## PW
==> flow/design.v (excerpt) <==
module gemm_mem(
  input wire clk,
  input wire rst,
  input wire out_rdy,
  input wire v0__read_req_rdy,
  input wire [31:0] v0__read_resp,
  input wire v0__read_resp_vld,
  input wire v0__write_completion_vld,
  input wire v0__write_req_rdy,
  input wire [31:0] v0_in,
  input wire v0_in_vld,
  input wire v1__read_req_rdy,
  input wire [31:0] v1__read_resp,
  input wire v1__read_resp_vld,
  input wire v1__write_completion_vld,
  input wire v1__write_req_rdy,
  input wire [31:0] v1_in,
  input wire v1_in_vld,
  input wire [31:0] C_rd_data,
  output wire [31:0] out,
  output wire out_vld,
  output wire [3:0] v0__read_req,
  output wire v0__read_req_vld,
  output wire v0__read_resp_rdy,
  output wire v0__write_completion_rdy,
  output wire [35:0] v0__write_req,
  output wire v0__write_req_vld,
  output wire v0_in_rdy,
  output wire [3:0] v1__read_req,
  output wire v1__read_req_vld,
  output wire v1__read_resp_rdy,
  output wire v1__write_completion_rdy,
  output wire [35:0] v1__write_req,
  output wire v1__write_req_vld,
  output wire v1_in_rdy,
  output wire [3:0] C_rd_addr,
  output wire C_rd_en,
  output wire [3:0] C_wr_addr,
  output wire [31:0] C_wr_data,
  output wire C_wr_en
);
Size in the first run: ~4200 cells after synthesis, roughly 250 flip-flops, about 340 I/O pins.
clock: 12.2 ns
lec_check: 0
abc_area: 1
cap_margin: 20
core_aspect_ratio: 0.96
core_margin: 2
core_utilization: 66
cts_cluster_diameter: 29
max_routing_layer: met4
slew_margin: 20
run.sh (not shown) runs the stock make flow with config.mk's settings and CLKGATE_MAP_FILE=.
[inputs] AL vs PW
diff --git a/flow/config.mk b/flow/config.mk
--- a/flow/config.mk
+++ b/flow/config.mk
@@ -10 +9,0 @@
-export CORE_ASPECT_RATIO = 0.96
@@ -12,3 +11 @@
-export CORE_UTILIZATION = 66
-export CTS_CLUSTER_DIAMETER = 29
-export MAX_ROUTING_LAYER = met4
+export CORE_UTILIZATION = 67
==> flow/constraint.sdc <==
create_clock -name core_clock -period 6.57 [get_ports {clk}]
set_input_delay 1.3140 -clock core_clock [delete_from_list [all_inputs] [get_ports {clk}]]
set_output_delay 1.3140 -clock core_clock [all_outputs]
set_load 0.01 [all_outputs]
[summary]
On AL: share of final layout cell area taken by non-clock buffers is 3.3 points higher than what PW gave.
AL vs. PW: number of clock buffers in the layout went down by 21.
On layout buffer count excluding clock buffers: between AL and PW, it ends up higher for AL.
For AL and PW, there was not a single run that failed to finish clean.
Between AL and PW, it is AL whose number of clock buffers inserted by TritonCTS is lower, by about 45%.

* * *

gemm_mem again, from the RTL that the note above started with.
clock: 7.97 ns
lec_check: 0
abc_area: 1
cap_margin: 20
core_aspect_ratio: 0.96
core_margin: 2
core_utilization: 57
cts_cluster_diameter: 29
cts_cluster_size: 84
max_routing_layer: met4
slew_margin: 20
Then changed:
Settings changed: ABC_AREA 1 to not set, CORE_ASPECT_RATIO 0.96 to not set, CORE_UTILIZATION 57 to 58, CTS_CLUSTER_DIAMETER 29 to not set, CTS_CLUSTER_SIZE 84 to not set, MAX_ROUTING_LAYER met4 to not set.
Clock period 7.97 ns to 4.66 ns, I/O delays scaled along.
Outcome:
- The new run completed and failed the layout checks on negative setup slack
- non-clock buffer count went up by 225
- worst setup slack loses 2.6 ns
- sequential share of layout area hardly moves
- sequential power went up by 62%
- routed wire length went up by 0.55%
- first-iteration DRC count went down by 16%
- global-route usage went up by 0.65 points
- flip-flop count does not change
- total power went up by 12%
- cell count went down by 12%
Then changed:
Settings changed: CORE_UTILIZATION 58 to 27.
Clock period 4.66 ns to 7.78 ns, I/O delays scaled along.
The changed run produced a clean layout.
Total power drops by well over a third.
Cell area drops by a few percent.
Wire length climbs by a few percent.
Setup slack is better by 2.4 ns.
Global-route usage drops by 18 points.
Utilization drops by 43 points.
Clock skew drops by 0.013 ns.
Clock power drops by a quarter to a third.

* * *

Starting RTL as in the previous note.
==> flow/config.mk <==
export PLATFORM = sky130hd
export DESIGN_NAME = gemm_mem
export DESIGN_NICKNAME = gemm_mem
export VERILOG_FILES = /design/flow/design.v
export SDC_FILE = /design/flow/constraint.sdc
export NUM_CORES = 4
export LEC_CHECK = 0
export ABC_AREA = 1
export CAP_MARGIN = 20
export CORE_MARGIN = 2
export CORE_UTILIZATION = 72
export CTS_CLUSTER_DIAMETER = 393
export CTS_CLUSTER_SIZE = 99
export PLACE_DENSITY = 0.38
export SETUP_SLACK_MARGIN = 0.83
export SLEW_MARGIN = 20
export TNS_END_PERCENT = 10
==> flow/constraint.sdc <==
create_clock -name core_clock -period 3.53 [get_ports {clk}]
set_input_delay 0.7060 -clock core_clock [delete_from_list [all_inputs] [get_ports {clk}]]
set_output_delay 0.7060 -clock core_clock [all_outputs]
set_load 0.01 [all_outputs]
The baseline died in global routing.
Then changed:
Settings changed: CTS_CLUSTER_SIZE 99 to unset, PLACE_DENSITY 0.38 to unset, SETUP_SLACK_MARGIN 0.83 to unset, TNS_END_PERCENT 10 to unset.
Clock period 3.53 ns to 4.3 ns, I/O delays scaled along.
After rerunning: The changed run died in global routing on GRT-0232. Synthesized area does not change. Die size does not change. Synthesized cell count does not change.
Then changed:
Settings changed: ABC_AREA 1 to unset, CORE_UTILIZATION 72 to 58, CTS_CLUSTER_DIAMETER 393 to unset.
Clock period 4.3 ns to 5.1 ns, I/O delays scaled along.
The new run completed, yet does not pass: setup timing.
Synthesized cell count goes down by about a fifth.
Synthesized area shrinks by a few percent.
Die area grows by about a fifth.
Then changed:
Settings changed: CORE_UTILIZATION 58 to 40, SETUP_SLACK_MARGIN set to 1.88.
Clock period 5.1 ns to 7.78 ns, I/O delays scaled along.
After rerunning: The changed run produced a clean layout; synthesized area stays the same; power came out lower by 35%; non-clock buffer count came out lower by 163; clock skew came out higher by 0.0045 ns; design area came out lower by 2.9%; count of clock-buffer cells in the layout came out lower by 4; sequential share of layout area came out higher by 0.55 points; die area came out higher by 44%; register-to-register slack gets better by 2.7 ns; combinational power came out lower by 35%; routed wire length came out lower by 2.8%.
Then changed:
Settings changed: CORE_UTILIZATION 40 to 58, SETUP_SLACK_MARGIN 1.88 to 1.33.
Clock period 7.78 ns to 7.32 ns, I/O delays scaled along.
Outcome: The new run went through all stages and came out clean; area after synthesis does not change; clock skew came out higher by 0.0042 ns; cell count came out lower by 6.5%; fmax came out lower by 2.1%; wire length barely changes; critical path depth came out lower by 2; worst setup slack loses 0.60 ns; total power came out higher by 7.3%; combinational power came out higher by about 7%; worst hold slack gains 0.0034 ns; non-clock buffer count came out lower by 12.
Then changed:
Settings changed: CORE_UTILIZATION 58 to 40, SETUP_SLACK_MARGIN 1.33 to unset.
Clock period 7.32 ns to 9.0 ns, I/O delays scaled along.
Design area falls by 3.0%.
Setup slack is better by 0.76 ns.
Core utilization falls by 24 points.
No activity file was given, so power comes from the tool's default toggle rates.
